`flow/config.mk`:
```
export PLATFORM = sky130hd
export DESIGN_NAME = my_top_architecture
export DESIGN_NICKNAME = my_top_architecture
export VERILOG_FILES = /design/flow/design.v
export SDC_FILE = /design/flow/constraint.sdc
export NUM_CORES = 4
export LEC_CHECK = 0
export ABC_AREA = 1
export CAP_MARGIN = 20
export CORE_MARGIN = 2
export CORE_UTILIZATION = 72
export CTS_CLUSTER_DIAMETER = 223
export CTS_CLUSTER_SIZE = 72
export GPL_ROUTABILITY_DRIVEN = 1
export MAX_ROUTING_LAYER = met5
export MIN_ROUTING_LAYER = met1
export PLACE_DENSITY_LB_ADDON = 0.01
export SETUP_SLACK_MARGIN = 3.37
export SLEW_MARGIN = 5
```
`flow/constraint.sdc`:
```
create_clock -name core_clock -period 11.3 [get_ports {clock}]
set_input_delay 2.2600 -clock core_clock [delete_from_list [all_inputs] [get_ports {clock}]]
set_output_delay 2.2600 -clock core_clock [all_outputs]
set_load 0.01 [all_outputs]
```
`flow/design.v`:
```
module edge_detector (
    input clock,
    input resetn,
    input increment_button,
    input tunning,
    output reg increment_signal
);
reg increment_button_prev;
reg reset_delay;  
always @(posedge clock or negedge resetn) begin
    if (!resetn) begin
        increment_button_prev <= 0;
        increment_signal <= 0;
        reset_delay <= 1'b1;  
    end else begin
        if (reset_delay != 1'b0) begin
            reset_delay <= reset_delay - 1'b1;
            increment_signal <= 0;  
        end else begin
            if (!increment_button_prev && increment_button && tunning) begin
                increment_signal <= 1;  
            end else begin
                increment_signal <= 0;  
            end
        end
        increment_button_prev <= increment_button;  
    end
end
endmodule
module my_counter #
(
    parameter counter_size = 31,
    parameter counter_limit = 32'd50000000
)
(
    input clock,
    input resetn,
    input enable,
    output reg [counter_size:0] counter
);
always @ (posedge clock or negedge resetn)
begin
    if (resetn == 1'b0) begin
        counter <= 'b0;
    end
    else begin
        if (enable == 1'b1) begin
            if (counter == counter_limit) begin
                counter <= 'b0;
            end
            else begin
                counter <= counter + 1'b1;
            end    
        end
        else begin
            counter <= counter;
        end
    end
end
endmodule
module my_signal_pulse #(
	parameter signal_period_one = 32'd50000000
)
(
input clock,
input resetn,
input [31:0] counter, 
output reg signal_gen
);
always @ (posedge clock or negedge resetn)
begin
  if(resetn == 1'b0) begin
    signal_gen <= 1'b0;
   end  
   else begin
	if(counter == signal_period_one) begin
		signal_gen <= 1'b1;
	end
	else begin
		signal_gen <= 1'b0;
	end
   end 
end
endmodule
module my_decoder (
    input clock,
    input resetn,
    input [31:0] seconds_in,
    input [31:0] minutes_in,
    input [31:0] hours_in,
    output reg [47:0] segment_out  
);
function [7:0] digit_to_segment;
    input [3:0] digit;
    case (digit)
        4'd0: digit_to_segment = 8'b11000000;  
        4'd1: digit_to_segment = 8'b11111001;  
        4'd2: digit_to_segment = 8'b10100100;  
        4'd3: digit_to_segment = 8'b10110000;  
        4'd4: digit_to_segment = 8'b10011001;  
        4'd5: digit_to_segment = 8'b10010010;  
        4'd6: digit_to_segment = 8'b10000010;  
        4'd7: digit_to_segment = 8'b11111000;  
        4'd8: digit_to_segment = 8'b10000000;  
        4'd9: digit_to_segment = 8'b10010000;  
        default: digit_to_segment = 8'b11000000;  
    endcase
endfunction
always @(posedge clock or negedge resetn) begin
    if (!resetn) begin
        segment_out <= {digit_to_segment(4'd0), digit_to_segment(4'd0), digit_to_segment(4'd0),
		  digit_to_segment(4'd0), digit_to_segment(4'd0), digit_to_segment(4'd0)};  
    end else begin
        if (seconds_in < 32'd60 && minutes_in < 32'd60 && hours_in < 32'd24) begin
            segment_out[7:0]   <= digit_to_segment(seconds_in % 10);  
            segment_out[15:8]  <= digit_to_segment(seconds_in / 10);  
            segment_out[23:16] <= digit_to_segment(minutes_in % 10);  
            segment_out[31:24] <= digit_to_segment(minutes_in / 10);  
            segment_out[39:32] <= digit_to_segment(hours_in % 10);    
            segment_out[47:40] <= digit_to_segment(hours_in / 10);    
        end else begin
            segment_out <= {digit_to_segment(4'd0), digit_to_segment(4'd0), digit_to_segment(4'd0), 
				digit_to_segment(4'd0), digit_to_segment(4'd0), digit_to_segment(4'd0)}; 
        end
    end
end
endmodule
module my_top_architecture (
    input clock,
    input resetn,
    input tunning,  
    input mode_switch,  
    input increment_button,  
    output wire [47:0] segment_out
);
wire [31:0] main_counter;
wire [31:0] seconds_counter;
wire [31:0] minutes_counter;
wire [31:0] hours_counter;
wire enable_seconds_counter;
wire enable_minutes_counter;
wire enable_hours_counter;
wire increment_signal;  
edge_detector edge_detector_inst (
    .clock(clock),
    .resetn(resetn),
    .increment_button(increment_button),
    .tunning(tunning),
    .increment_signal(increment_signal)
);
my_counter #(
    .counter_size(31),
    .counter_limit(32'd999)  
) main_counter_inst (
    .clock(clock),
    .resetn(resetn),
    .enable(1'b1),  
    .counter(main_counter)
);
my_signal_pulse #(
    .signal_period_one(32'd999)  
) my_signal_pulse_inst (
    .clock(clock),
    .resetn(resetn),
    .counter(main_counter),
    .signal_gen(enable_seconds_counter)  
);
my_counter #(
    .counter_size(31),
    .counter_limit(32'd59)  
) seconds_counter_inst (
    .clock(clock),
    .resetn(resetn),
    .enable(enable_seconds_counter && !tunning),  
    .counter(seconds_counter)
);
assign enable_minutes_counter = (enable_seconds_counter && (seconds_counter == 32'd59) && !tunning);
my_counter #(
    .counter_size(31),
    .counter_limit(32'd59)
) minutes_counter_inst (
    .clock(clock),
    .resetn(resetn),
    .enable(enable_minutes_counter || (increment_signal && mode_switch)),  
    .counter(minutes_counter)
);
assign enable_hours_counter = (enable_minutes_counter && (minutes_counter == 32'd59) && !tunning);
my_counter #(
    .counter_size(31),
    .counter_limit(32'd23)  
) hours_counter_inst (
    .clock(clock),
    .resetn(resetn),
    .enable(enable_hours_counter || (increment_signal && !mode_switch)),  
    .counter(hours_counter)
);
my_decoder my_decoder_inst (
    .clock(clock),
    .resetn(resetn),
    .seconds_in(seconds_counter),
    .minutes_in(minutes_counter),
    .hours_in(hours_counter),
    .segment_out(segment_out)
);
endmodule
```
`flow/run.sh`:
```
#!/bin/bash
# the make line also repeats each setting of config.mk as NAME=value (left out here)
make -C /OpenROAD-flow-scripts/flow DESIGN_CONFIG=/design/flow/config.mk WORK_HOME=/design/flow/orfs CLKGATE_MAP_FILE= finish
```
==> results of run 1 <==
[repair_timing]
action,4_1_cts
cloned,0
pin swaps,205
endpoints found under the setup margin,41
buffers inserted,138
gates resized,323
[stage by stage]
stage	cell area, um^2	setup WS [ns]	TNS [ns]	util [%]
after CTS	21200	0.380	0	91.0
after detailed placement	18300	-0.0616	-0.0616	78.3
after global placement	18300	0.468	0	78.3
after floorplan	17700	1.47	0	-
==> run summary, run 1 <==
Outcome = stopped before the end
Mapped Cells = 2582
Simple Share, Synth = 49.5%
RePlAce Congestion = 0.887
Final HPWL DP = 30.5 mm
First error = [ERROR DPL-0038] Utilization greater than 100%, impossible to legalize
Cell type with the largest total area = dfrtp_1
Adder Share, Synth = 2.94%
Dominant cell area share = 24.5%
# rows = 56
XOR/XNOR Area Share = 3.67%
Register share after synthesis = 25.6%
# IOs = 53
Clock Sinks = 174
Max H-tree Level = 4
Mean Syn Cell Area = 6.60 um^2
Synthesis area per yosys = 17000 um^2
Synth warn = 6
Die footprint = 24900 um^2
Mapped cell area = 17000 um^2
Ys cells = 2582
Num CTS Buffers = 17
Synthesized registers = 174
Yosys aoi share = 7.02%
Async SR Flop Fraction = 100%
Synth cell count leaders = nand2_1, nand3_1, inv_1
IO Port Bufs = 46
Core Footprint = 23300 um^2
Top cells by area = dfrtp_1, nand2_1, nand3_1
CTS Root Cell = clkbuf_16
Die Span Y = 158 um
Area fraction in mux cells = 0%
Main synth FF type = dfrtp_1
CTS max path bufs = 2
Pre-Place Util = 73.0%
Yosys top cell by instances = nand2_1
Top comb family, area = simple AND/OR/NAND/NOR gates
Hold buffers post-CTS = 0
Cell Type Count = 66
DIE WIDTH = 158 um
Placed cells = 2925
Stop stage = 5_1_grt
Number of enable flip-flop cells = 0
==> run 2, diff against run 1 <==
- CAP_MARGIN: 20 -> 15
- CTS_CLUSTER_DIAMETER: 223 -> default
- CTS_CLUSTER_SIZE: 72 -> default
- GPL_ROUTABILITY_DRIVEN: 1 -> default
- HOLD_SLACK_MARGIN: default -> -0.04
- MAX_ROUTING_LAYER: met5 -> default
- MIN_ROUTING_LAYER: met1 -> default
- PLACE_DENSITY: default -> 0.6
- PLACE_DENSITY_LB_ADDON: 0.01 -> default
- SETUP_SLACK_MARGIN: 3.37 -> 4.88
- SLEW_MARGIN: 5 -> 20
- clock period: 11.3 -> 16.5 ns (I/O delays scaled with it)
==> run 2 against run 1 <==
Against the previous run:
- the run now finishes clean
- die size did not move
- area after synthesis did not move
- synthesized cell count did not move
==> run summary, run 2 <==
Final HPWL DP = 29.0 mm
Mean Syn Cell Area = 6.60 um^2
Hold buffers post-CTS = 0
Async SR Flop Fraction = 100%
CP startpoint = hours_counter_inst.counter[29]
Initial antenna violation count = 1
Non-filler cells, final = 3056
Setup Viol. Count Final = 0
Synth cell count leaders = nand2_1, nand3_1, inv_1
Most used cell, CP = nand2_4
Die footprint = 24900 um^2
Hold Path End = edge_detector_inst.increment_signal
Congestion Overflow GR = 0
N_diodes = 0
Crit-path slowest cell = dfrtp_1
Yosys top cell by instances = nand2_1
Buf/Inv on CP = 15
Crit-path max FO = 6
Yosys aoi share = 7.02%
Mapped cell area = 17000 um^2
Nets@finish = 2769
Final min period = 12.70 ns
Number of enable flip-flop cells = 0
Starting DRT DRC Count = 3425
Avg WL per Cell = 20.8 um
Core Footprint = 23300 um^2
# rows = 56
CTS max path bufs = 2
Mapped Cells = 2582
Crit path kind = reg2reg
Max frequency = 78.8 MHz
Final hold violation count = 0
Vias per Instance = 6.75
Pre-Place Util = 73.0%
Worst hold path stage count = 1
Top cells by area = dfrtp_1, nand2_1, nand3_1
Main synth FF type = dfrtp_1
Worst min-delay path class = reg2reg
Adder Share, Synth = 2.94%
Clock Sinks = 174
ANT nets after route = 0
Cell type with the largest total area = dfrtp_1
R2R depth = 122
Slowest stage delay, CP = 0.45 ns
Register share after synthesis = 25.6%
Log Warnings = 62
Reg2reg end = my_decoder_inst.segment_out[44]
Placed cells = 2925
Worst Clk Skew = 0.0205 ns
Cell Type Count = 66
Slew Limit Fails = 0
CTS Root Cell = clkbuf_16
Max Cap Violations = 0
Num CTS Buffers = 17
Synth warn = 6
Synthesis area per yosys = 17000 um^2
Vias in the first global route = 14800
Slew headroom = 29.7%
Layout area overhead = 27.1%
RSZ-0062 raised after global routing = yes
Family with the most delay on the worst path = simple AND/OR/NAND/NOR gates
Total negative slack = 0 ns
Top comb family, area = simple AND/OR/NAND/NOR gates
DIE WIDTH = 158 um
R2R Setup Slk = 3.80 ns
Placed cell areas = 17600 um^2
CP Capture Type = flip-flop
Gr usage total = 30.6%
Die Span Y = 158 um
FF-to-FF Start = hours_counter_inst.counter[29]
# IOs = 53
Area fraction in mux cells = 0%
Crit path DAT = 12.99 ns
Worst-Skew Late Latency = 0.48 ns
Final wirelength = 63.7 mm
Synthesized registers = 174
Hold slack = 0.418 ns
Crit path launch type = flip-flop
RePlAce Congestion = 0.973
CTS tree = built
Simple Share, Synth = 49.5%
Final Cycle Share = 76.9%
Ys cells = 2582
Clock transition at path regs = 0.08 ns
Final Util = 92.8%
Via total after detailed routing = 20600
XOR/XNOR Area Share = 3.67%
Largest net degree at the start of global routing = 103
IO Port Bufs = 46
Dominant cell area share = 24.5%
WP depth = 122
DR pass1 iterations = 15
Min-delay src = edge_detector_inst.increment_button_prev
First-pass GRT wire length = 64.0 mm
Outcome = timing/DRC/antenna clean
Max H-tree Level = 4
Critical Path RT = 16.79 ns
Worst slew pin tran = 1.05 ns
Design area = 21600 um^2
Critical Path Sink = my_decoder_inst.segment_out[44]
DRC = 0
-- run 2: area by class of cell --
cell class,instances,area [um^2]
repair buffers,147,1260
clock buffers,17,425
well taps,319,399
multi-input cells,1958,13400
inverters,426,1650
clock inverters,15,158
flip-flops and latches,174,4370
fillers,855,1690
-- run 2: layer usage --
metal  global-route usage [%]  vias up  wire (um)
met4                     8.74        0       5920
li1                         -     8586          -
met5                        0        -          0
met3                     3.45      725       7120
met2                     53.8     1931      29700
met1                     39.7     9376      21000
-- run 2: metrics by stage --
stage	setup slack, ns
2_1_floorplan	6.56
3_3_place_gp	5.58
3_5_place_dp	5.14
4_1_cts	4.98
5_1_grt	2.81
6_report	3.80
-- run 2: repair_timing --
item                                    4_1_cts  5_1_grt
resized                                       0      658
endpoints found under the setup margin        0       41
buffers inserted                              0       99
==> run 3, diff against run 2 <==
- CAP_MARGIN: 15 -> 20
- CORE_UTILIZATION: 72 -> 70
- CTS_CLUSTER_SIZE: default -> 74
- HOLD_SLACK_MARGIN: -0.04 -> default
- SETUP_SLACK_MARGIN: 4.88 -> default
- clock period: 16.5 -> 10.2 ns (I/O delays scaled with it)
==> run 3 against run 2 <==
Against the previous run:
- the flow now stops in 5_1_grt
- area after synthesis is the same
- die size rose by 2.8%
- synthesized cell count did not move
==> run summary, run 3 <==
First error = [ERROR DPL-0038] Utilization greater than 100%, impossible to legalize
Adder Share, Synth = 2.94%
# rows = 57
Register share after synthesis = 25.6%
IO Port Bufs = 46
Yosys aoi share = 7.02%
Die Span Y = 160 um
Area fraction in mux cells = 0%
Yosys top cell by instances = nand2_1
Top cells by area = dfrtp_1, nand2_1, nand3_1
Pre-CTS setup slack = -0.967 ns
Core Footprint = 24100 um^2
Mapped cell area = 17000 um^2
Simple Share, Synth = 49.5%
CTS max path bufs = 2
Max H-tree Level = 4
Cell type with the largest total area = dfrtp_1
Number of enable flip-flop cells = 0
Synth cell count leaders = nand2_1, nand3_1, inv_1
Mapped Cells = 2582
# IOs = 53
Clock Sinks = 174
Final HPWL DP = 30.3 mm
Top comb family, area = simple AND/OR/NAND/NOR gates
Main synth FF type = dfrtp_1
Synthesis area per yosys = 17000 um^2
Outcome = stopped before the end
Cell Type Count = 66
CTS Root Cell = clkbuf_16
Stop stage = 5_1_grt
Async SR Flop Fraction = 100%
Num CTS Buffers = 17
Dominant cell area share = 24.5%
RePlAce Congestion = 0.912
Placed cell areas = 18500 um^2
DIE WIDTH = 160 um
Synth warn = 6
XOR/XNOR Area Share = 3.67%
Pre-Place Util = 70.6%
Ys cells = 2582
Die footprint = 25600 um^2
Synthesized registers = 174
Mean Syn Cell Area = 6.60 um^2
## run 3: stage by stage
step	hold WS, ns	std cells
floorplan	0.384	2588
detailed placement	0.403	3046
CTS	0.414	3153
global placement	0.390	3046
## run 3: what timing repair did
action,in CTS
setup endpoints to repair,41
hold buffers,0
setup buffers,78
pin swaps,201
gates cloned,0
gates resized,368
==> run 4, diff against run 3 <==
- CAP_MARGIN: 20 -> 5
- CORE_UTILIZATION: 70 -> 72
- CTS_CLUSTER_SIZE: 74 -> default
- SETUP_SLACK_MARGIN: default -> 4.51
- clock period: 10.2 -> 15.5 ns (I/O delays scaled with it)
==> run 4 against run 3 <==
Against the previous run:
- the run again fails in 5_1_grt
- synthesized cell count unchanged
- die size decreased by 2.7%
- area after synthesis is the same
==> run summary, run 4 <==
Main synth FF type = dfrtp_1
RePlAce Congestion = 0.973
Cell Type Count = 66
Placed cells = 2925
Simple Share, Synth = 49.5%
Number of enable flip-flop cells = 0
CTS max path bufs = 2
IO Port Bufs = 46
Core Footprint = 23300 um^2
Cell type with the largest total area = dfrtp_1
Clock Sinks = 174
Stop stage = 5_1_grt
CTS Root Cell = clkbuf_16
Die footprint = 24900 um^2
Synthesis area per yosys = 17000 um^2
Mean Syn Cell Area = 6.60 um^2
Top comb family, area = simple AND/OR/NAND/NOR gates
XOR/XNOR Area Share = 3.67%
# rows = 56
DIE WIDTH = 158 um
Outcome = stopped before the end
Synthesized registers = 174
Register share after synthesis = 25.6%
Die Span Y = 158 um
Mapped Cells = 2582
Adder Share, Synth = 2.94%
Synth cell count leaders = nand2_1, nand3_1, inv_1
Area fraction in mux cells = 0%
# IOs = 53
Ys cells = 2582
Final HPWL DP = 28.8 mm
Yosys top cell by instances = nand2_1
Dominant cell area share = 24.5%
Pre-Place Util = 73.0%
Top cells by area = dfrtp_1, nand2_1, nand3_1
Async SR Flop Fraction = 100%
Num CTS Buffers = 17
Yosys aoi share = 7.02%
Mapped cell area = 17000 um^2
Max H-tree Level = 4
Synth warn = 6
==> run 4: repair_timing <==
action,4_1_cts
setup endpoints to repair,35
resized,101
hold buffers,0
setup buffers,45
gates cloned,0
pin swaps,75
==> run 4: per-stage QoR <==
stage	setup slack, ns	instance area, um^2	utilization (%)
floorplan	5.56	17100	-
detailed placement	4.16	17600	75.6
global placement	4.58	17600	75.6
CTS	4.41	19000	81.3
==> run 5, diff against run 4 <==
- CAP_MARGIN: 5 -> 20
- CTS_CLUSTER_DIAMETER: default -> 400
- SETUP_SLACK_MARGIN: 4.51 -> -1.05
- clock period: 15.5 -> 10.6 ns (I/O delays scaled with it)
==> run 5 against run 4 <==
Against the previous run:
- the layout now fails its checks (setup timing)
- synthesized cell count unchanged
- die size unchanged
- area after synthesis unchanged
==> run summary, run 5 <==
Die footprint = 24900 um^2
Gr usage total = 31.4%
Avg WL per Cell = 18.0 um
Synth cell count leaders = nand2_1, nand3_1, inv_1
Yosys top cell by instances = nand2_1
Worst setup margin = -1.45 ns
CP Capture Type = flip-flop
Top cells by area = dfrtp_1, nand2_1, nand3_1
FF-to-FF Start = minutes_counter_inst.counter[28]
Filler cells = 1012
Mapped Cells = 2582
FF/Latch Area = 4370 um^2
Slew Limit Fails = 0
Critical Path RT = 10.94 ns
Final Cycle Share = 114%
Design area = 21300 um^2
Congestion Overflow GR = 0
Slowest stage delay, CP = 0.47 ns
Max frequency = 83.0 MHz
Worst Clk Skew = 0.0167 ns
Family with the most delay on the worst path = simple AND/OR/NAND/NOR gates
MI comb area = 13000 um^2
WP depth = 120
DR pass1 iterations = 8
DRC = 0
ANT nets after route = 0
Reg2reg end = my_decoder_inst.segment_out[29]
Slew headroom = 34.7%
Crit path kind = reg2reg
Ys cells = 2582
R2R depth = 120
Vias per Instance = 6.31
Die Span Y = 158 um
R2R Setup Slk = -1.45 ns
Setup Viol. Count Final = 41
Hold slack = 0.430 ns
Cell Type Count = 66
CTS max path bufs = 2
Final wirelength = 55.2 mm
Top comb family, area = simple AND/OR/NAND/NOR gates
RSZ-0062 raised after global routing = yes
Final HPWL DP = 29.3 mm
Clock transition at path regs = 0.08 ns
Via total after detailed routing = 19300
Final hold violation count = 0
Nets@finish = 2774
Async SR Flop Fraction = 100%
Most used cell, CP = nand2_4
N_diodes = 0
Placed cell areas = 17800 um^2
RePlAce Congestion = 0.938
Layout Check Failures = setup timing
Worst-Skew Late Latency = 0.47 ns
Main synth FF type = dfrtp_1
Dominant cell area share = 24.5%
Cell type with the largest total area = dfrtp_1
# rows = 56
Clock Sinks = 174
IO Port Bufs = 46
Outcome = complete, but fails checks
Area fraction in mux cells = 0%
Largest net degree at the start of global routing = 95
Layout area overhead = 25.0%
Num CTS Buffers = 17
Pre-Place Util = 73.0%
Worst slew pin tran = 0.970 ns
Adder Share, Synth = 2.94%
Register share after synthesis = 25.6%
Yosys aoi share = 7.02%
Starting DRT DRC Count = 2302
CTS tree = built
Max Cap Violations = 0
Synthesis area per yosys = 17000 um^2
Crit path launch type = flip-flop
DIE WIDTH = 158 um
Mapped cell area = 17000 um^2
Crit-path max FO = 7
First-pass GRT wire length = 65.6 mm
Synth warn = 6
Initial antenna violation count = 0
Final min period = 12.05 ns
Number of enable flip-flop cells = 0
Core Footprint = 23300 um^2
Worst min-delay path class = reg2reg
Simple Share, Synth = 49.5%
Crit path DAT = 12.39 ns
Worst hold path stage count = 1
Synthesized registers = 174
# IOs = 53
Mean Syn Cell Area = 6.60 um^2
XOR/XNOR Area Share = 3.67%
Buf/Inv on CP = 17
CTS Root Cell = clkbuf_16
Max H-tree Level = 4
Min-delay src = edge_detector_inst.increment_button_prev
Crit-path slowest cell = dfrtp_1
Log Warnings = 60
Hold Path End = edge_detector_inst.increment_signal
CP startpoint = minutes_counter_inst.counter[28]
Vias in the first global route = 15100
Critical Path Sink = my_decoder_inst.segment_out[29]
## run 5: layout make-up
cell class,count,area share (%)
clock buffers,17,2.00
clock inverters,15,0.806
inverters,426,7.70
multi-input cells,1958,61.2
flip-flops and latches,174,20.5
well taps,319,1.88
repair buffers,152,5.93
## run 5: repair_timing
action / CTS / global route
gates resized: 0 / 562
endpoints found under the hold margin: 0 / 0
hold buffers: 0 / 0
buffers inserted: 0 / 86
endpoints found under the setup margin: 0 / 41
## run 5: metrics by stage
stage	instances	utilization (%)	worst slack (ns)	setup TNS (ns)
global placement	2950	76.4	0.0528	0
global route	3061	91.2	-2.06	-72.87
CTS	2982	79.0	-0.906	-20.07
floorplan	2588	-	0.662	0
finish	3061	91.2	-1.45	-43.43
detailed placement	2950	76.4	-0.803	-16.21
## run 5: layer usage
| layer | share of wire (%) | wire, um | global-route usage [%] | up-vias |
|---|---|---|---|---|
| met5 | 0 | 0 | 0 | - |
| li1 | - | - | - | 8608 |
| met2 | 49 | 26900 | 55.6 | 1361 |
| met1 | 36 | 20000 | 40.0 | 8946 |
| met3 | 8.6 | 4760 | 4.33 | 407 |
| met4 | 6.4 | 3520 | 9.00 | 0 |
==> run 6, diff against run 5 <==
- CTS_CLUSTER_DIAMETER: 400 -> default
- CTS_CLUSTER_SIZE: default -> 10
- HOLD_SLACK_MARGIN: default -> 0.27
- PLACE_DENSITY: 0.6 -> default
- PLACE_DENSITY_LB_ADDON: default -> 0.05
- SETUP_SLACK_MARGIN: -1.05 -> -0.44
- TNS_END_PERCENT: default -> 15
- clock period: 10.6 -> 7.29 ns (I/O delays scaled with it)
==> run 6 against run 5 <==
Against the previous run:
- the run now fails in 5_1_grt
- area after synthesis did not move
- synthesized cell count did not move
- die size did not move
==> run summary, run 6 <==
RePlAce Congestion = 0.908
Max H-tree Level = 4
Synthesized registers = 174
Die Span Y = 158 um
First error = [ERROR DPL-0038] Utilization greater than 100%, impossible to legalize
Top cells by area = dfrtp_1, nand2_1, nand3_1
Final HPWL DP = 32.9 mm
Mapped cell area = 17000 um^2
Synth warn = 6
Async SR Flop Fraction = 100%
Cell Type Count = 66
Stop stage = 5_1_grt
Placed cells = 3129
# IOs = 53
Register share after synthesis = 25.6%
CTS Root Cell = clkbuf_16
Area fraction in mux cells = 0%
Pre-CTS setup slack = -4.09 ns
Placed cell areas = 19400 um^2
Mapped Cells = 2582
Dominant cell area share = 24.5%
Num CTS Buffers = 17
IO Port Bufs = 46
Hold buffers post-CTS = 0
Cell type with the largest total area = dfrtp_1
# rows = 56
DIE WIDTH = 158 um
Mean Syn Cell Area = 6.60 um^2
Die footprint = 24900 um^2
Simple Share, Synth = 49.5%
Yosys top cell by instances = nand2_1
Synthesis area per yosys = 17000 um^2
Adder Share, Synth = 2.94%
Yosys aoi share = 7.02%
Clock Sinks = 174
Core Footprint = 23300 um^2
Main synth FF type = dfrtp_1
XOR/XNOR Area Share = 3.67%
Outcome = stopped before the end
Synth cell count leaders = nand2_1, nand3_1, inv_1
Number of enable flip-flop cells = 0
Ys cells = 2582
CTS max path bufs = 2
Pre-Place Util = 73.0%
Top comb family, area = simple AND/OR/NAND/NOR gates
-- run 6: repair_timing --
action | CTS
pin swaps | 108
resized | 200
setup endpoints to repair | 41
buffers inserted | 44
==> run 7, diff against run 6 <==
- CORE_UTILIZATION: 72 -> 70
- CTS_CLUSTER_DIAMETER: default -> 380
- CTS_CLUSTER_SIZE: 10 -> 36
- HOLD_SLACK_MARGIN: 0.27 -> default
- PLACE_DENSITY: default -> 0.64
- PLACE_DENSITY_LB_ADDON: 0.05 -> default
- SETUP_SLACK_MARGIN: -0.44 -> -0.2
- TNS_END_PERCENT: 15 -> default
- clock period: 7.29 -> 9.33 ns (I/O delays scaled with it)
==> run 7 against run 6 <==
Against the previous run:
- the run again fails in 5_1_grt
- die size up 2.8%
- synthesized cell count unchanged
- area after synthesis unchanged
==> run summary, run 7 <==
Async SR Flop Fraction = 100%
Dominant cell area share = 24.5%
Ys cells = 2582
DIE WIDTH = 160 um
Cell type with the largest total area = dfrtp_1
Die Span Y = 160 um
Yosys aoi share = 7.02%
Num CTS Buffers = 17
Placed cell areas = 19500 um^2
Register share after synthesis = 25.6%
Simple Share, Synth = 49.5%
IO Port Bufs = 46
Hold buffers post-CTS = 0
Pre-Place Util = 70.6%
Mapped Cells = 2582
# rows = 57
Main synth FF type = dfrtp_1
CTS max path bufs = 2
Number of enable flip-flop cells = 0
Cell Type Count = 66
Mapped cell area = 17000 um^2
Area fraction in mux cells = 0%
Stop stage = 5_1_grt
Top cells by area = dfrtp_1, nand2_1, nand3_1
Mean Syn Cell Area = 6.60 um^2
CTS Root Cell = clkbuf_16
First error = [ERROR DPL-0038] Utilization greater than 100%, impossible to legalize
Core Footprint = 24100 um^2
Outcome = stopped before the end
Max H-tree Level = 4
Pre-CTS setup slack = -1.80 ns
# IOs = 53
Top comb family, area = simple AND/OR/NAND/NOR gates
Final HPWL DP = 32.4 mm
Die footprint = 25600 um^2
Synth cell count leaders = nand2_1, nand3_1, inv_1
XOR/XNOR Area Share = 3.67%
Synthesis area per yosys = 17000 um^2
Adder Share, Synth = 2.94%
RePlAce Congestion = 0.954
Yosys top cell by instances = nand2_1
Synthesized registers = 174
Clock Sinks = 174
Synth warn = 6
-- run 7: timing repair --
action                                  CTS
pin swaps                               224
gates resized                           354
endpoints found under the setup margin   41
setup buffers                           105
-- run 7: per-stage QoR --
stage               utilization, %  hold WS (ns)  std cells
floorplan                        -         0.384       2588
global placement              80.8         0.398       3095
detailed placement            80.8         0.396       3095
CTS                           92.4         0.411       3228
==> run 8, diff against run 7 <==
- CORE_UTILIZATION: 70 -> 72
- CTS_CLUSTER_DIAMETER: 380 -> default
- CTS_CLUSTER_SIZE: 36 -> 10
- PLACE_DENSITY: 0.64 -> 0.6
- SETUP_SLACK_MARGIN: -0.2 -> default
- clock period: 9.33 -> 11.7 ns (I/O delays scaled with it)
==> run 8 against run 7 <==
Against the previous run:
- area after synthesis unchanged
- die size shrank 2.7%
- now fails the layout checks on setup timing
- synthesized cell count did not move
==> run summary, run 8 <==
Setup Viol. Count Final = 32
Async SR Flop Fraction = 100%
DRC = 0
Number of enable flip-flop cells = 0
Final HPWL DP = 28.7 mm
Log Warnings = 62
Die Span Y = 158 um
Crit path DAT = 12.71 ns
FF-to-FF Start = minutes_counter_inst.counter[31]
Cell type with the largest total area = dfrtp_1
Design area = 21500 um^2
Register share after synthesis = 25.6%
Slew headroom = 32.3%
Via total after detailed routing = 19900
Nets@finish = 2768
Layout Check Failures = setup timing
Adder Share, Synth = 2.94%
WP depth = 124
Hold Path End = edge_detector_inst.increment_signal
Most used cell, CP = nand2_4
Outcome = complete, but fails checks
Clock transition at path regs = 0.08 ns
Crit path launch type = flip-flop
RSZ-0062 raised after global routing = yes
CTS Root Cell = clkbuf_16
Avg WL per Cell = 19.2 um
Worst Clk Skew = 0.0107 ns
Vias per Instance = 6.50
FF/Latch Area = 4370 um^2
Mapped Cells = 2582
First-pass GRT wire length = 64.2 mm
DIE WIDTH = 158 um
Worst slew pin tran = 1.02 ns
Max Cap Violations = 0
Core Footprint = 23300 um^2
Critical Path RT = 12.04 ns
CTS max path bufs = 2
Crit-path max FO = 5
Crit path kind = reg2reg
Worst setup margin = -0.670 ns
Dominant cell area share = 24.5%
Vias in the first global route = 14900
Ys cells = 2582
R2R Setup Slk = -0.67 ns
Top cells by area = dfrtp_1, nand2_1, nand3_1
# IOs = 53
Clock Sinks = 174
Total negative slack = -11.64 ns
Hold slack = 0.408 ns
Largest net degree at the start of global routing = 102
R2R depth = 124
Congestion Overflow GR = 0
Final hold violation count = 0
Synthesized registers = 174
IO Port Bufs = 46
Initial antenna violation count = 1
Max H-tree Level = 4
Layout area overhead = 26.1%
Critical Path Sink = my_decoder_inst.segment_out[29]
ANT nets after route = 0
Filler cells = 933
DR pass1 iterations = 10
Final wirelength = 58.7 mm
CP startpoint = minutes_counter_inst.counter[31]
Pre-Place Util = 73.0%
Cell Type Count = 66
# rows = 56
Min-delay src = edge_detector_inst.increment_button_prev
CP Capture Type = flip-flop
Placed cell areas = 17600 um^2
Main synth FF type = dfrtp_1
N_diodes = 0
Reg2reg end = my_decoder_inst.segment_out[29]
Num CTS Buffers = 17
Crit-path slowest cell = dfrtp_2
Slowest stage delay, CP = 0.46 ns
Family with the most delay on the worst path = simple AND/OR/NAND/NOR gates
MI comb area = 13200 um^2
Die footprint = 24900 um^2
Final Cycle Share = 106%
Final min period = 12.37 ns
Synth cell count leaders = nand2_1, nand3_1, inv_1
Pre-CTS setup slack = 0.372 ns
Simple Share, Synth = 49.5%
Mean Syn Cell Area = 6.60 um^2
Starting DRT DRC Count = 3011
Top comb family, area = simple AND/OR/NAND/NOR gates
Yosys aoi share = 7.02%
CTS tree = built
Area fraction in mux cells = 0%
XOR/XNOR Area Share = 3.67%
Max frequency = 80.8 MHz
Slew Limit Fails = 0
Worst hold path stage count = 1
RePlAce Congestion = 0.973
Gr usage total = 30.7%
Synthesis area per yosys = 17000 um^2
Mapped cell area = 17000 um^2
Worst-Skew Late Latency = 0.48 ns
Synth warn = 6
Buf/Inv on CP = 14
Worst min-delay path class = reg2reg
Yosys top cell by instances = nand2_1
## run 8: what timing repair did
action | 4_1_cts | 5_1_grt
buffers inserted | 0 | 98
endpoints found under the setup margin | 0 | 41
hold buffers | 0 | 0
gates resized | 0 | 613
## run 8: layout make-up
cell class / count / share of cell area [%]
Inverter: 426 / 7.71
Multi-Input combinational cell: 1958 / 61.4
Timing Repair Buffer: 146 / 5.79
Clock inverter: 15 / 0.839
Tap cell: 319 / 1.86
Clock buffer: 17 / 1.98
Sequential cell: 174 / 20.4
## run 8: through the flow
| step | std cells | util, % |
|---|---|---|
| floorplan | 2588 | - |
| global placement | 2925 | 75.6 |
| detailed placement | 2925 | 75.6 |
| CTS | 2957 | 78.2 |
| global route | 3055 | 92.0 |
| finish | 3055 | 92.0 |
## run 8: per-layer routing
layer  global-route usage (%)  vias to the layer above  wire [um]
met5                        0                        -          0
met1                     39.9                     9151      20600
met4                     10.1                        0       4190
met3                     3.48                      533       5760
li1                         -                     8579          -
met2                     53.3                     1608      28100
==> run 9, diff against run 8 <==
- ABC_AREA: 1 -> default
- CORE_UTILIZATION: 72 -> 65
- CTS_CLUSTER_DIAMETER: default -> 31
- CTS_CLUSTER_SIZE: 10 -> default
- MAX_ROUTING_LAYER: default -> met4
- SETUP_SLACK_MARGIN: default -> 3.89
- SLEW_MARGIN: 20 -> 10
- TNS_END_PERCENT: default -> 5
- clock period: 11.7 -> 13.2 ns (I/O delays scaled with it)
==> run 9 against run 8 <==
Against the previous run:
- now clean on timing, DRC and antenna
- clock skew grew 0.0082 ns
- synthesized cell count grew 20%
- count of clock-buffer cells in the layout is the same
- critical endpoint is now my_decoder_inst.segment_out[22]
- largest cell class unchanged
==> run summary, run 9 <==
Synth warn = 6
Worst setup margin = 0.564 ns
Buf/Inv on CP = 10
Layout area overhead = 23.6%
CTS max path bufs = 2
Register share after synthesis = 18.6%
Die footprint = 37600 um^2
DIE WIDTH = 194 um
CP startpoint = minutes_counter_inst.counter[28]
Worst-Skew Late Latency = 0.46 ns
DR pass1 iterations = 13
IO Port Bufs = 46
Simple Share, Synth = 27.3%
Slowest stage delay, CP = 0.58 ns
Outcome = timing/DRC/antenna clean
# IOs = 53
Adder Share, Synth = 2.36%
R2R depth = 52
Num CTS Buffers = 17
Final Util = 81.5%
Cell Type Count = 159
Final HPWL DP = 46.2 mm
R2R Setup Slk = 0.56 ns
Max Cap Violations = 0
Final Cycle Share = 95.7%
Core Footprint = 35600 um^2
Slew Limit Fails = 0
ANT nets after route = 0
Hold Path End = edge_detector_inst.increment_signal
Crit-path slowest cell = a2111oi_4
CTS Root Cell = clkbuf_16
CTS tree = built
Setup Viol. Count Final = 0
Slew headroom = 4.66%
Final min period = 12.64 ns
Clock transition at path regs = 0.08 ns
Crit-path max FO = 7
Yosys top cell by instances = nor2_1
Congestion Overflow GR = 0
Critical Path Sink = my_decoder_inst.segment_out[22]
Max H-tree Level = 4
Yosys aoi share = 34.4%
Main synth FF type = dfrtp_1
Critical Path RT = 13.54 ns
Final wirelength = 85.6 mm
Max frequency = 79.1 MHz
Worst hold path stage count = 1
Cell type with the largest total area = dfrtp_1
Ys cells = 3086
Most used cell, CP = buf_4
WP depth = 52
Gr usage total = 40.4%
Final hold violation count = 0
N_diodes = 0
Total negative slack = 0 ns
Mapped cell area = 23400 um^2
Top cells by area = dfrtp_1, xnor2_1, nor2_1
Via total after detailed routing = 28100
Synthesized registers = 174
CP Capture Type = flip-flop
Crit path DAT = 12.97 ns
Crit path kind = reg2reg
Vias in the first global route = 25500
Synthesis area per yosys = 23400 um^2
# rows = 69
Synth cell count leaders = nor2_1, nand2_1, dfrtp_1
Starting DRT DRC Count = 4458
Largest net degree at the start of global routing = 109
Clock Sinks = 174
FF-to-FF Start = minutes_counter_inst.counter[28]
Nets@finish = 3240
Avg WL per Cell = 23.3 um
Filler cells = 2169
Reg2reg end = my_decoder_inst.segment_out[22]
XOR/XNOR Area Share = 6.25%
Crit path launch type = flip-flop
Pre-Place Util = 65.9%
DRC = 0
Async SR Flop Fraction = 100%
Min-delay src = edge_detector_inst.increment_button_prev
Mean Syn Cell Area = 7.59 um^2
Pre-CTS setup slack = 0.282 ns
First-pass GRT wire length = 128 mm
RSZ-0062 raised after global routing = yes
Worst min-delay path class = reg2reg
Initial antenna violation count = 0
Worst Clk Skew = 0.0189 ns
Die Span Y = 194 um
RePlAce Congestion = 0.972
Area fraction in mux cells = 3.56%
Dominant cell area share = 17.8%
Log Warnings = 64
Vias per Instance = 7.67
Number of enable flip-flop cells = 0
Family with the most delay on the worst path = AND-OR/OR-AND gates
Top comb family, area = AND-OR/OR-AND gates
Mapped Cells = 3086
Worst slew pin tran = 1.42 ns
-- run 9: what timing repair did --
action,4_1_cts,5_1_grt
cloned,10,2
setup endpoints to repair,41,41
pin swaps,143,96
setup buffers,193,62
hold buffers,0,0
gates resized,382,131
-- run 9: per-layer routing --
layer  up-vias  global-route usage (%)  wire, um
met1     13200                    51.1     32000
met4         0                    15.9      5230
met3       642                    5.74      9020
met2      2170                    65.4     39300
met5         -                       -         0
li1      12100                       -         -
-- run 9: through the flow --
stage	instances	hold WS, ns	cell area [um^2]
after floorplan	3092	0.383	23800
after global placement	3370	0.397	23700
after detailed placement	3370	0.418	23700
after CTS	3605	0.436	27800
after global routing	3669	0.469	29000
final	3669	0.448	29000
-- run 9: final cells by class --
cell class,count,area [um^2],share of cell area (%)
Multi-Input combinational cell,2541,20000,69.2
Sequential cell,174,4400,15.2
Timing Repair Buffer,339,2850,9.85
Tap cell,461,577,1.99
Inverter,122,469,1.62
Clock buffer,17,425,1.47
Clock inverter,15,200,0.691
==> run 10, diff against run 9 <==
- CORE_UTILIZATION: 65 -> 72
- CTS_CLUSTER_DIAMETER: 31 -> 397
- MAX_ROUTING_LAYER: met4 -> default
- PLACE_DENSITY: 0.6 -> 0.39
- SETUP_SLACK_MARGIN: 3.89 -> default
- SLEW_MARGIN: 10 -> 20
- TNS_END_PERCENT: 5 -> default
- clock period: 13.2 -> 21.0 ns (I/O delays scaled with it)
==> run 10 against run 9 <==
Against the previous run:
- still clean on timing, DRC and antenna
- register-to-register slack better by 6.1 ns
- via count down 12%
- synthesized cell count unchanged
- non-clock buffer count down 281
- count of clock-buffer cells in the layout up 1
- die size down 9.5%
- hold slack worse by 0.028 ns
- critical path depth down 9
==> run summary, run 10 <==
Worst Clk Skew = 0.0148 ns
Async SR Flop Fraction = 100%
RSZ-0062 raised after global routing = no
Largest net degree at the start of global routing = 111
Final Cycle Share = 68.1%
Outcome = timing/DRC/antenna clean
XOR/XNOR Area Share = 6.25%
Starting DRT DRC Count = 2589
Placed cells = 3328
Crit path kind = reg2reg
N_diodes = 0
Vias per Instance = 7.40
Area fraction in mux cells = 3.56%
Crit-path slowest cell = dfrtp_1
Post-cts sizing count = 0
Post-CTS Setup Repair Bufs = 0
CTS tree = built
Final HPWL DP = 44.8 mm
# rows = 66
DRC = 0
Crit-path max FO = 21
Family with the most delay on the worst path = AND-OR/OR-AND gates
Crit path DAT = 14.62 ns
R2R Setup Slk = 6.70 ns
Congestion Overflow GR = 0
Via total after detailed routing = 24900
CP Capture Type = flip-flop
Mean Syn Cell Area = 7.59 um^2
Pre-Place Util = 72.6%
Die footprint = 34000 um^2
Hold Path End = edge_detector_inst.increment_signal
Yosys top cell by instances = nor2_1
Max Cap Violations = 0
Core Footprint = 32300 um^2
Dominant cell area share = 17.8%
CTS Root Cell = clkbuf_16
R2R depth = 43
Hold buffers post-CTS = 0
FF-to-FF Start = seconds_counter_inst.counter[25]
Synth warn = 6
CTS max path bufs = 2
Clock transition at path regs = 0.08 ns
Layout area overhead = 1.74%
Initial antenna violation count = 0
DIE WIDTH = 184 um
Worst-Skew Late Latency = 0.45 ns
Ys cells = 3086
Worst hold path stage count = 1
Worst slew pin tran = 1.18 ns
Synthesized registers = 174
Synthesis area per yosys = 23400 um^2
Non-filler cells, final = 3360
Min-delay src = edge_detector_inst.increment_button_prev
Register share after synthesis = 18.6%
RePlAce Congestion = 0.952
Critical Path RT = 21.32 ns
Die Span Y = 184 um
Gr usage total = 36.7%
First-pass GRT wire length = 106 mm
Cell Type Count = 159
ANT nets after route = 0
# IOs = 53
Final wirelength = 64.3 mm
Slew Limit Fails = 0
Reg2reg end = my_decoder_inst.segment_out[4]
Mapped Cells = 3086
Total negative slack = 0 ns
WP depth = 43
DR pass1 iterations = 8
Setup Viol. Count Final = 0
Crit path launch type = flip-flop
Avg WL per Cell = 19.1 um
Slew headroom = 20.9%
Buf/Inv on CP = 3
Yosys aoi share = 34.4%
Mapped cell area = 23400 um^2
Vias in the first global route = 22100
Cell type with the largest total area = dfrtp_1
Most used cell, CP = mux2i_1
Log Warnings = 61
Adder Share, Synth = 2.36%
Max H-tree Level = 4
Worst min-delay path class = reg2reg
Top comb family, area = AND-OR/OR-AND gates
Slowest stage delay, CP = 0.76 ns
Number of enable flip-flop cells = 0
Main synth FF type = dfrtp_1
Clock Sinks = 174
Num CTS Buffers = 17
Simple Share, Synth = 27.3%
Synth cell count leaders = nor2_1, nand2_1, dfrtp_1
Critical Path Sink = my_decoder_inst.segment_out[4]
Final hold violation count = 0
Top cells by area = dfrtp_1, xnor2_1, nor2_1
Final min period = 14.30 ns
Max frequency = 69.9 MHz
IO Port Bufs = 46
Final Util = 73.8%
CP startpoint = seconds_counter_inst.counter[25]
Nets@finish = 2950
[run 10: through the flow]
stage	hold slack [ns]	setup slack, ns	instance area (um^2)
global placement	0.395	7.45	23300
detailed placement	0.407	7.09	23300
global route	0.430	5.65	23800
floorplan	0.383	10.33	23500
CTS	0.421	7.06	23800
finish	0.420	6.70	23800
[run 10: final cells by class]
cell class	count	area (um^2)
Multi-Input combinational cell	2532	17300
Fill cell	2539	8450
Sequential cell	174	4360
Timing Repair Buffer	58	554
Tap cell	442	553
Inverter	122	460
Clock buffer	18	439
Clock inverter	14	138
[run 10: metal layers]
layer | up-vias | track usage [%] | wire [um]
li1 | 11500 | - | -
met1 | 11800 | 51.7 | 27800
met2 | 1382 | 57.6 | 29300
met3 | 186 | 5.77 | 5450
met4 | 0 | 11.5 | 1740
met5 | - | 0 | 0
==> run 11, diff against run 10 <==
- ABC_AREA: default -> 1
- CELL_PAD_IN_SITES_DETAIL_PLACEMENT: default -> 2
- CORE_MARGIN: 2 -> 6
- CORE_UTILIZATION: 72 -> 34
- CTS_CLUSTER_DIAMETER: 397 -> default
- CTS_CLUSTER_SIZE: default -> 75
- GPL_ROUTABILITY_DRIVEN: default -> 1
- MAX_ROUTING_LAYER: default -> met5
- MIN_ROUTING_LAYER: default -> met2
- PLACE_DENSITY: 0.39 -> default
- PLACE_DENSITY_LB_ADDON: default -> 0.05
- SETUP_SLACK_MARGIN: default -> 0.49
- SLEW_MARGIN: 20 -> 5
- TNS_END_PERCENT: default -> 20
- clock period: 21.0 -> 14.4 ns (I/O delays scaled with it)
==> run 11 against run 10 <==
Against the previous run:
- sequential share of layout area increased by 5.0 points
- non-clock buffer count decreased by 8
- design area decreased by 22%
- synthesized cell count decreased by 16%
- largest cell class unchanged
==> run summary, run 11 <==
Outcome = timing/DRC/antenna clean
CP startpoint = minutes_counter_inst.counter[29]
Starting DRT DRC Count = 2303
Mean Syn Cell Area = 6.60 um^2
Setup Viol. Count Final = 0
Family with the most delay on the worst path = simple AND/OR/NAND/NOR gates
Congestion Overflow GR = 0
Crit-path slowest cell = o211ai_1
WP depth = 117
Yosys aoi share = 7.02%
Synth cell count leaders = nand2_1, nand3_1, inv_1
Most used cell, CP = nand2_2
Nets@finish = 2672
DIE WIDTH = 236 um
Final wirelength = 55.9 mm
# IOs = 53
Ys cells = 2582
Buf/Inv on CP = 11
Yosys top cell by instances = nand2_1
CTS max path bufs = 2
Main synth FF type = dfrtp_1
RePlAce Congestion = 0.829
Gr usage total = 29.7%
Max H-tree Level = 4
DR pass1 iterations = 6
Slowest stage delay, CP = 0.51 ns
Register share after synthesis = 25.6%
Via total after detailed routing = 23500
Largest net degree at the start of global routing = 64
First-pass GRT wire length = 92.9 mm
Worst Clk Skew = 0.0161 ns
Worst slew pin tran = 1.06 ns
Vias per Instance = 7.12
Synthesized registers = 174
Crit path kind = reg2reg
Top cells by area = dfrtp_1, nand2_1, nand3_1
Vias in the first global route = 27600
Max frequency = 80.1 MHz
Total negative slack = 0 ns
Critical Path RT = 14.79 ns
Synthesis area per yosys = 17000 um^2
ANT nets after route = 0
Die Span Y = 236 um
Slew Limit Fails = 0
CTS tree = built
Log Warnings = 57
Post-CTS Setup Repair Bufs = 0
Final hold violation count = 0
Max Cap Violations = 0
Final Util = 38.1%
Final HPWL DP = 43.5 mm
FF-to-FF Start = minutes_counter_inst.counter[29]
Crit path DAT = 12.87 ns
XOR/XNOR Area Share = 3.67%
Pre-Place Util = 34.6%
Async SR Flop Fraction = 100%
Hold slack = 0.470 ns
Worst hold path stage count = 1
Slew headroom = 28.8%
Number of enable flip-flop cells = 0
Clock Sinks = 174
Mapped cell area = 17000 um^2
# rows = 81
Area fraction in mux cells = 0%
Crit-path max FO = 12
Num CTS Buffers = 17
Worst-Skew Late Latency = 0.51 ns
Design area = 18700 um^2
Die footprint = 55600 um^2
Final Cycle Share = 86.7%
Cell type with the largest total area = dfrtp_1
Clock transition at path regs = 0.09 ns
Top comb family, area = simple AND/OR/NAND/NOR gates
Cell Type Count = 66
R2R Setup Slk = 1.92 ns
Critical Path Sink = my_decoder_inst.segment_out[20]
Simple Share, Synth = 49.5%
Synth warn = 6
IO Port Bufs = 46
Min-delay src = edge_detector_inst.increment_button_prev
CTS Root Cell = clkbuf_16
RSZ-0062 raised after global routing = no
Core Footprint = 49200 um^2
Avg WL per Cell = 16.9 um
Placed cell areas = 18100 um^2
Layout area overhead = 9.90%
CP Capture Type = flip-flop
Dominant cell area share = 24.5%
Mapped Cells = 2582
Adder Share, Synth = 2.94%
Hold Path End = edge_detector_inst.increment_signal
Initial antenna violation count = 0
R2R depth = 117
Final min period = 12.48 ns
N_diodes = 0
Reg2reg end = my_decoder_inst.segment_out[20]
Crit path launch type = flip-flop
DRC = 0
Worst min-delay path class = reg2reg
run 11: layout make-up:
class | count | area (um^2)
clock buffer | 19 | 433
clock inverter | 13 | 176
fill | 6038 | 30400
inverter | 426 | 1620
multi-input combinational | 1958 | 10800
sequential | 174 | 4360
tap | 664 | 831
timing repair buffer | 50 | 494
run 11: layer usage:
layer	track usage, %	wire (um)	up-vias
met5	2.32	157	-
met4	4.20	2120	10
met3	39.7	21800	293
met2	37.5	31800	6395
met1	-	0	8522
li1	-	-	8298
run 11: what timing repair did:
action	4_1_cts	5_1_grt
hold buffers	0	0
endpoints found under the setup margin	0	1
gates resized	0	2
run 11: per-stage QoR:
step | instances | worst slack, ns
CTS | 3304 | 2.04
floorplan | 2588 | 4.46
global route | 3304 | 0.491
finish | 3304 | 1.92
detailed placement | 3272 | 2.20
global placement | 3272 | 3.12
==> run 12, diff against run 11 <==
- CELL_PAD_IN_SITES_DETAIL_PLACEMENT: 2 -> default
- CORE_MARGIN: 6 -> 2
- CORE_UTILIZATION: 34 -> 66
- CTS_CLUSTER_SIZE: 75 -> default
- GPL_ROUTABILITY_DRIVEN: 1 -> default
- HOLD_SLACK_MARGIN: default -> 0.29
- MAX_ROUTING_LAYER: met5 -> default
- MIN_ROUTING_LAYER: met2 -> default
- PLACE_DENSITY: default -> 0.6
- PLACE_DENSITY_LB_ADDON: 0.05 -> default
- SETUP_SLACK_MARGIN: 0.49 -> -0.65
- SLEW_MARGIN: 5 -> 20
- TNS_END_PERCENT: 20 -> default
- clock period: 14.4 -> 9.78 ns (I/O delays scaled with it)
==> run 12 against run 11 <==
Against the previous run:
- the layout now fails its checks (setup timing)
- via count shrank 13%
- synthesized cell count is the same
- cell count shrank 3.0%
- first-iteration DRC count grew 25%
- global-route usage grew 3.8 points
- flip-flop count is the same
- setup slack lost 4.7 ns
- fmax shrank 0.44%
==> run summary, run 12 <==
Async SR Flop Fraction = 100%
Number of enable flip-flop cells = 0
Crit-path slowest cell = dfrtp_2
Die Span Y = 165 um
Worst Clk Skew = 0.0156 ns
Most used routing layer = met2
Hold Path End = edge_detector_inst.increment_signal
Mapped Cells = 2582
Core Footprint = 25300 um^2
Cell type with the largest total area = dfrtp_1
Starting DRT DRC Count = 2868
Cell Type Count = 66
Final wirelength = 62.2 mm
# IOs = 53
CTS Root Cell = clkbuf_16
Slew headroom = 13.7%
Crit path DAT = 12.87 ns
Final HPWL DP = 30.4 mm
Max Cap Violations = 0
Synth cell count leaders = nand2_1, nand3_1, inv_1
Ys cells = 2582
Dominant cell area share = 24.5%
Most used cell, CP = nand2_4
ANT nets after route = 0
Avg WL per Cell = 19.4 um
Worst slew pin tran = 1.29 ns
DRC = 0
Synthesis area per yosys = 17000 um^2
Register share after synthesis = 25.6%
Worst setup margin = -2.76 ns
Nets@finish = 2907
Largest net degree at the start of global routing = 74
Critical Path RT = 10.12 ns
Top cells by area = dfrtp_1, nand2_1, nand3_1
IO Port Bufs = 46
R2R depth = 128
RSZ-0062 raised after global routing = yes
Critical Path Sink = my_decoder_inst.segment_out[36]
Pre-Place Util = 67.4%
Crit path kind = reg2reg
M2 GR Usage = 60.1%
WP depth = 128
Gr usage total = 33.5%
First-pass GRT wire length = 75.7 mm
DR pass1 iterations = 9
Adder Share, Synth = 2.94%
CP Capture Type = flip-flop
Final hold violation count = 0
Clock transition at path regs = 0.08 ns
Hold slack = 0.445 ns
Top comb family, area = simple AND/OR/NAND/NOR gates
Clock Sinks = 174
Placed cell areas = 18800 um^2
Simple Share, Synth = 49.5%
Main synth FF type = dfrtp_1
M1 GR Usage = 41.4%
CTS max path bufs = 2
Buf/Inv on CP = 17
# rows = 58
Initial antenna violation count = 2
FF-to-FF Start = hours_counter_inst.counter[31]
Mapped cell area = 17000 um^2
Family with the most delay on the worst path = simple AND/OR/NAND/NOR gates
Via total after detailed routing = 20500
R2R Setup Slk = -2.76 ns
Synth warn = 6
Num CTS Buffers = 17
Slowest stage delay, CP = 0.41 ns
Max frequency = 79.8 MHz
Reg2reg end = my_decoder_inst.segment_out[36]
Area fraction in mux cells = 0%
Congestion Overflow GR = 0
Worst min-delay path class = reg2reg
Min-delay src = edge_detector_inst.increment_button_prev
Log Warnings = 61
Final Cycle Share = 128%
Layout area overhead = 35.2%
Crit-path max FO = 6
DIE WIDTH = 165 um
Yosys top cell by instances = nand2_1
Worst-Skew Late Latency = 0.46 ns
CP startpoint = hours_counter_inst.counter[31]
Slew Limit Fails = 0
Synthesized registers = 174
Vias in the first global route = 16900
Outcome = complete, but fails checks
Met3 Use GR = 4.57%
Worst hold path stage count = 1
Max H-tree Level = 4
Final min period = 12.54 ns
Die footprint = 27100 um^2
Vias per Instance = 6.40
XOR/XNOR Area Share = 3.67%
Crit path launch type = flip-flop
CTS tree = built
Design area = 23000 um^2
Mean Syn Cell Area = 6.60 um^2
RePlAce Congestion = 0.900
Layout Check Failures = setup timing
Yosys aoi share = 7.02%
Setup Viol. Count Final = 41
-- run 12: timing repair --
item / in CTS / in global routing
buffers inserted: 74 / 34
endpoints found under the hold margin: 0 / 0
pin swaps: 185 / 190
hold buffers: 0 / 0
setup endpoints to repair: 40 / 41
gates resized: 302 / 418
-- run 12: final cells by class --
class,count,area [um^2]
flip-flops and latches,174,4370
diodes,1,2.50
clock inverters,15,188
multi-input cells,1958,13700
inverters,426,1670
well taps,330,413
repair buffers,285,2270
fillers,1033,2230
clock buffers,17,425
-- run 12: per-stage QoR --
stage          setup TNS, ns  setup slack, ns  utilization (%)  instances
2_1_floorplan         -0.442           -0.158                -       2588
6_report              -86.86            -2.76             91.2       3206
5_1_grt              -123.97            -3.63             91.1       3205
3_5_place_dp          -41.95            -1.20             74.3       3084
3_3_place_gp          -19.86           -0.772             74.3       3084
4_1_cts               -33.67            -1.04             83.2       3174
-- run 12: per-layer routing --
layer,vias to the layer above,wire (um)
met4,2,4940
li1,8892,-
met3,615,6070
met5,-,9
met1,9425,21800
met2,1586,29400
==> run 13, diff against run 12 <==
- CORE_UTILIZATION: 66 -> 72
- CTS_CLUSTER_DIAMETER: default -> 338
- CTS_CLUSTER_SIZE: default -> 99
- HOLD_SLACK_MARGIN: 0.29 -> default
- PLACE_DENSITY: 0.6 -> 0.36
- SETUP_SLACK_MARGIN: -0.65 -> default
- TNS_END_PERCENT: default -> 15
- clock period: 9.78 -> 6.59 ns (I/O delays scaled with it)
==> run 13 against run 12 <==
Against the previous run:
- the run now fails in 5_1_grt
- die size down 8.1%
- area after synthesis is the same
- synthesized cell count did not move
==> run summary, run 13 <==
Outcome = stopped before the end
Stop stage = 5_1_grt
First error = [ERROR GRT-0116] Global routing finished with congestion. Check the congestion regions in the DRC Viewer.
Core Footprint = 23300 um^2
Adder Share, Synth = 2.94%
Simple Share, Synth = 49.5%
Main synth FF type = dfrtp_1
Number of enable flip-flop cells = 0
Die Span Y = 158 um
Top cells by area = dfrtp_1, nand2_1, nand3_1
Ys cells = 2582
Mapped Cells = 2582
Synth warn = 6
Area fraction in mux cells = 0%
Clock Sinks = 174
Max H-tree Level = 4
Mean Syn Cell Area = 6.60 um^2
Pre-CTS setup slack = -4.55 ns
# IOs = 53
Hold buffers post-CTS = 0
CTS Root Cell = clkbuf_16
Synthesized registers = 174
Mapped cell area = 17000 um^2
Register share after synthesis = 25.6%
Placed cells = 3143
Cell type with the largest total area = dfrtp_1
Pre-Place Util = 73.0%
Top comb family, area = simple AND/OR/NAND/NOR gates
Congestion Overflow GR = 2
Placed cell areas = 19400 um^2
Final HPWL DP = 32.1 mm
Dominant cell area share = 24.5%
Num CTS Buffers = 17
IO Port Bufs = 46
CTS max path bufs = 2
Synthesis area per yosys = 17000 um^2
Die footprint = 24900 um^2
# rows = 56
RePlAce Congestion = 0.898
DIE WIDTH = 158 um
XOR/XNOR Area Share = 3.67%
Cell Type Count = 66
Yosys top cell by instances = nand2_1
Async SR Flop Fraction = 100%
Synth cell count leaders = nand2_1, nand3_1, inv_1
Gr usage total = 62.3%
Yosys aoi share = 7.02%
==> run 13: layer usage <==
metal | overflow | GRT usage, %
met3 | 0 | 42.7
met2 | 2 | 83.2
met4 | 0 | 56.1
met5 | 0 | 14.9
met1 | 0 | 63.7
==> run 13: what timing repair did <==
item,in CTS
pin swaps,144
endpoints found under the setup margin,41
gates resized,285
setup buffers,66
cloned,0
==> run 14, diff against run 13 <==
- CAP_MARGIN: 20 -> 10
- CTS_CLUSTER_DIAMETER: 338 -> default
- CTS_CLUSTER_SIZE: 99 -> default
- PLACE_DENSITY: 0.36 -> 0.6
- SETUP_SLACK_MARGIN: default -> -0.61
- TNS_END_PERCENT: 15 -> default
- clock period: 6.59 -> 10.5 ns (I/O delays scaled with it)
==> run 14 against run 13 <==
Against the previous run:
- the run again fails in 5_1_grt
- area after synthesis did not move
- die size did not move
- synthesized cell count did not move
==> run summary, run 14 <==
Outcome = stopped before the end
Stop stage = 5_1_grt
Synth cell count leaders = nand2_1, nand3_1, inv_1
Max H-tree Level = 4
Synthesized registers = 174
Top comb family, area = simple AND/OR/NAND/NOR gates
# IOs = 53
Clock Sinks = 174
Cell type with the largest total area = dfrtp_1
RePlAce Congestion = 0.902
Synthesis area per yosys = 17000 um^2
IO Port Bufs = 46
XOR/XNOR Area Share = 3.67%
Mapped cell area = 17000 um^2
Mapped Cells = 2582
Number of enable flip-flop cells = 0
Simple Share, Synth = 49.5%
Synth warn = 6
Async SR Flop Fraction = 100%
Final HPWL DP = 29.6 mm
Yosys top cell by instances = nand2_1
Num CTS Buffers = 17
CTS max path bufs = 2
Yosys aoi share = 7.02%
Dominant cell area share = 24.5%
DIE WIDTH = 158 um
Placed cell areas = 17800 um^2
Pre-Place Util = 73.0%
Core Footprint = 23300 um^2
Die Span Y = 158 um
Mean Syn Cell Area = 6.60 um^2
CTS Root Cell = clkbuf_16
Top cells by area = dfrtp_1, nand2_1, nand3_1
Die footprint = 24900 um^2
# rows = 56
Cell Type Count = 66
Ys cells = 2582
Main synth FF type = dfrtp_1
Area fraction in mux cells = 0%
Register share after synthesis = 25.6%
Adder Share, Synth = 2.94%
-- run 14: repair_timing --
action / 4_1_cts
setup endpoints to repair: 22
hold buffers: 0
buffers inserted: 29
gates resized: 55
pin swaps: 43
-- run 14: per-stage QoR --
step / instances / worst slack, ns / TNS [ns] / utilization (%)
3_5_place_dp: 2949 / -0.788 / -20.72 / 76.4
3_3_place_gp: 2949 / -0.195 / -0.503 / 76.4
2_1_floorplan: 2588 / 0.562 / 0 / -
4_1_cts: 3009 / -0.609 / -19.29 / 80.8
==> run 15, diff against run 14 <==
- CAP_MARGIN: 10 -> 20
- CORE_UTILIZATION: 72 -> 64
- CTS_CLUSTER_SIZE: default -> 100
- SETUP_SLACK_MARGIN: -0.61 -> default
- clock period: 10.5 -> 8.22 ns (I/O delays scaled with it)
==> run 15 against run 14 <==
Against the previous run:
- die size is 12% higher
- the flow again stops in 5_1_grt
- area after synthesis stayed put
- synthesized cell count did not move
==> run summary, run 15 <==
Ys cells = 2582
Core Footprint = 26100 um^2
# rows = 59
Synthesized registers = 174
Cell type with the largest total area = dfrtp_1
Area fraction in mux cells = 0%
Async SR Flop Fraction = 100%
Synth warn = 6
Mean Syn Cell Area = 6.60 um^2
Hold buffers post-CTS = 0
XOR/XNOR Area Share = 3.67%
Yosys top cell by instances = nand2_1
CTS max path bufs = 2
Stop stage = 5_1_grt
Placed cell areas = 19600 um^2
Register share after synthesis = 25.6%
Placed cells = 3117
Simple Share, Synth = 49.5%
Clock Sinks = 174
DIE WIDTH = 167 um
Adder Share, Synth = 2.94%
CTS Root Cell = clkbuf_16
Synth cell count leaders = nand2_1, nand3_1, inv_1
Yosys aoi share = 7.02%
Die footprint = 27900 um^2
Main synth FF type = dfrtp_1
Top cells by area = dfrtp_1, nand2_1, nand3_1
Dominant cell area share = 24.5%
Outcome = stopped before the end
# IOs = 53
Number of enable flip-flop cells = 0
Mapped cell area = 17000 um^2
RePlAce Congestion = 0.899
Num CTS Buffers = 17
Synthesis area per yosys = 17000 um^2
Mapped Cells = 2582
Max H-tree Level = 4
Die Span Y = 167 um
Final HPWL DP = 31.0 mm
Pre-CTS setup slack = -2.79 ns
Cell Type Count = 66
Pre-Place Util = 65.3%
Top comb family, area = simple AND/OR/NAND/NOR gates
IO Port Bufs = 46
[run 15: repair_timing]
| item | in CTS |
|---|---|
| endpoints found under the setup margin | 41 |
| resized | 279 |
| pin swaps | 174 |
| buffers inserted | 90 |
| endpoints found under the hold margin | 0 |
